run A:
==> flow/design.v <==
module adc_interface (
    input wire clk,
    input wire rst_n,
    input wire [11:0] adc_data,
    input wire adc_valid,
    output reg [11:0] voltage_fb,
    output reg data_ready
);
    always @(posedge clk or negedge rst_n) begin
        if (!rst_n) begin
            voltage_fb <= 12'd0;
            data_ready <= 1'b0;
        end else begin
            if (adc_valid) begin
                voltage_fb <= adc_data;
                data_ready <= 1'b1;
            end else begin
                data_ready <= 1'b0;
            end
        end
    end
endmodule
module pid_controller #(
    parameter DATA_WIDTH = 12,
    parameter KP = 16'd100,
    parameter KI = 16'd10,
    parameter KD = 16'd5,
    parameter SETPOINT = 12'd2048
)(
    input wire clk,
    input wire rst_n,
    input wire [DATA_WIDTH-1:0] feedback,
    input wire fb_valid,
    output reg [9:0] control_out,
    output reg out_valid
);
    reg signed [DATA_WIDTH:0] error;
    reg signed [DATA_WIDTH:0] prev_error;
    reg signed [31:0] integral;
    reg signed [DATA_WIDTH:0] derivative;
    reg signed [31:0] p_term, i_term, d_term;
    reg signed [31:0] pid_sum;
    always @(posedge clk or negedge rst_n) begin
        if (!rst_n) begin
            error <= 0;
            prev_error <= 0;
            integral <= 0;
            derivative <= 0;
            p_term <= 0;
            i_term <= 0;
            d_term <= 0;
            pid_sum <= 0;
            control_out <= 10'd512;
            out_valid <= 1'b0;
        end else if (fb_valid) begin
            error <= SETPOINT - feedback;
            prev_error <= error;
            if (integral + error > 32'sd100000)
                integral <= 32'sd100000;
            else if (integral + error < -32'sd100000)
                integral <= -32'sd100000;
            else
                integral <= integral + error;
            derivative <= error - prev_error;
            p_term <= ($signed({16'd0, KP}) * error) >>> 8;
            i_term <= ($signed({16'd0, KI}) * integral) >>> 16;
            d_term <= ($signed({16'd0, KD}) * derivative) >>> 8;
            pid_sum <= p_term + i_term + d_term + 32'sd512;
            if (pid_sum > 32'sd1023)
                control_out <= 10'd1023;
            else if (pid_sum < 32'sd0)
                control_out <= 10'd0;
            else
                control_out <= pid_sum[9:0];
            out_valid <= 1'b1;
        end else begin
            out_valid <= 1'b0;
        end
    end
endmodule
module pwm_generator #(
    parameter CLK_FREQ = 100_000_000,
    parameter PWM_FREQ = 100_000,
    parameter PWM_RESOLUTION = 10
)(
    input wire clk,
    input wire rst_n,
    input wire [PWM_RESOLUTION-1:0] duty_cycle,
    output reg pwm_out
);
    localparam COUNTER_MAX = CLK_FREQ / PWM_FREQ;
    reg [$clog2(COUNTER_MAX)-1:0] counter;
    reg [PWM_RESOLUTION-1:0] duty_reg;
    reg [PWM_RESOLUTION-1:0] compare_val;
    always @(posedge clk or negedge rst_n) begin
        if (!rst_n) begin
            counter <= 0;
            duty_reg <= 0;
            compare_val <= 0;
            pwm_out <= 1'b0;
        end else begin
            if (counter < COUNTER_MAX - 1) begin
                counter <= counter + 1;
            end else begin
                counter <= 0;
                duty_reg <= duty_cycle;
            end
            compare_val <= (duty_reg * COUNTER_MAX) >> PWM_RESOLUTION;
            pwm_out <= (counter < compare_val) ? 1'b1 : 1'b0;
        end
    end
endmodule
module buck_converter_top #(
    parameter CLK_FREQ = 100_000_000,
    parameter PWM_FREQ = 100_000,
    parameter V_REF = 12'd2048,
    parameter KP = 16'd100,
    parameter KI = 16'd10,
    parameter KD = 16'd5
)(
    input wire clk,
    input wire rst_n,
    input wire [11:0] adc_data,
    input wire adc_valid,
    output wire pwm_out,
    output wire [11:0] voltage_monitor,
    output wire [9:0] duty_cycle_monitor
);
    wire [11:0] voltage_fb;
    wire adc_ready;
    wire [9:0] duty_cycle;
    wire pid_valid;
    adc_interface adc_if (
        .clk(clk),
        .rst_n(rst_n),
        .adc_data(adc_data),
        .adc_valid(adc_valid),
        .voltage_fb(voltage_fb),
        .data_ready(adc_ready)
    );
    pid_controller #(
        .DATA_WIDTH(12),
        .KP(KP),
        .KI(KI),
        .KD(KD),
        .SETPOINT(V_REF)
    ) pid_ctrl (
        .clk(clk),
        .rst_n(rst_n),
        .feedback(voltage_fb),
        .fb_valid(adc_ready),
        .control_out(duty_cycle),
        .out_valid(pid_valid)
    );
    pwm_generator #(
        .CLK_FREQ(CLK_FREQ),
        .PWM_FREQ(PWM_FREQ),
        .PWM_RESOLUTION(10)
    ) pwm_gen (
        .clk(clk),
        .rst_n(rst_n),
        .duty_cycle(duty_cycle),
        .pwm_out(pwm_out)
    );
    assign voltage_monitor = voltage_fb;
    assign duty_cycle_monitor = duty_cycle;
endmodule
Settings: LEC_CHECK=0, ABC_AREA=1, CAP_MARGIN=20, CORE_MARGIN=2, CORE_UTILIZATION=72, CTS_CLUSTER_DIAMETER=33, CTS_CLUSTER_SIZE=36, SETUP_SLACK_MARGIN=-0.2, SLEW_MARGIN=20; clock period 3.01 ns.
run.sh (not shown) runs the stock make flow with config.mk's settings and CLKGATE_MAP_FILE=.
Run A | ERROR | global routing (5_1_grt)
For run B, these inputs were changed with respect to run A:
-- flow/config.mk --
<<< run A, line 10
export CORE_MARGIN = 2
export CORE_UTILIZATION = 72
export CTS_CLUSTER_DIAMETER = 33
export CTS_CLUSTER_SIZE = 36
export SETUP_SLACK_MARGIN = -0.2
export SLEW_MARGIN = 20
>>> run B, line 10
export CORE_MARGIN = 2
export CORE_UTILIZATION = 64
export SLEW_MARGIN = 20
==> flow/constraint.sdc <==
create_clock -name core_clock -period 2.93 [get_ports {clk}]
set_input_delay 0.5860 -clock core_clock [delete_from_list [all_inputs] [get_ports {clk}]]
set_output_delay 0.5860 -clock core_clock [all_outputs]
set_load 0.01 [all_outputs]
## What came out
- [flow] run B | stages: complete | final checks: fail | reason: setup timing
- Diff run B..run A | post-synthesis instance area | unchanged
- As far as maximum clock path buffer count goes, run A and run B are indistinguishable; the numbers are identical.
- Diff run B and run A: placeable core region higher in run B
- The lower standard cell area after detailed placement came out of run A.
- Summary of run B over run A: total setup buffers inserted after CTS increased 9; die extent in x increased 9.3 um; sum of net half-perimeters after detailed placement decreased 1.7%; post-synthesis mux area share essentially unchanged; die area increased 12%.
- As far as number of levels the H-tree was split into goes, run A and run B are indistinguishable; the numbers are identical.
Changes in run C relative to run B:
-- flow/config.mk --
<<< run B, line 10
export CORE_MARGIN = 2
export CORE_UTILIZATION = 64
export SLEW_MARGIN = 20
>>> run C, line 10
export CORE_MARGIN = 2
export CORE_UTILIZATION = 72
export SLEW_MARGIN = 20
Notes after the runs:
- Post-CTS resize count in run C vs run B: up 143
- Maximum clock insertion buffer count: run C vs run B identical
- On post-CTS setup repair buffer count: between run B and run C, it ends up higher for run C.
- Number of cell rows: run C lower than run B
- ~same area after synthesis in run B and run C
- Among run B and run C, the run that stopped before the end is run C, and it is the only one.
- Final checks on run B, whose flow otherwise completed, came back failing, citing setup timing.
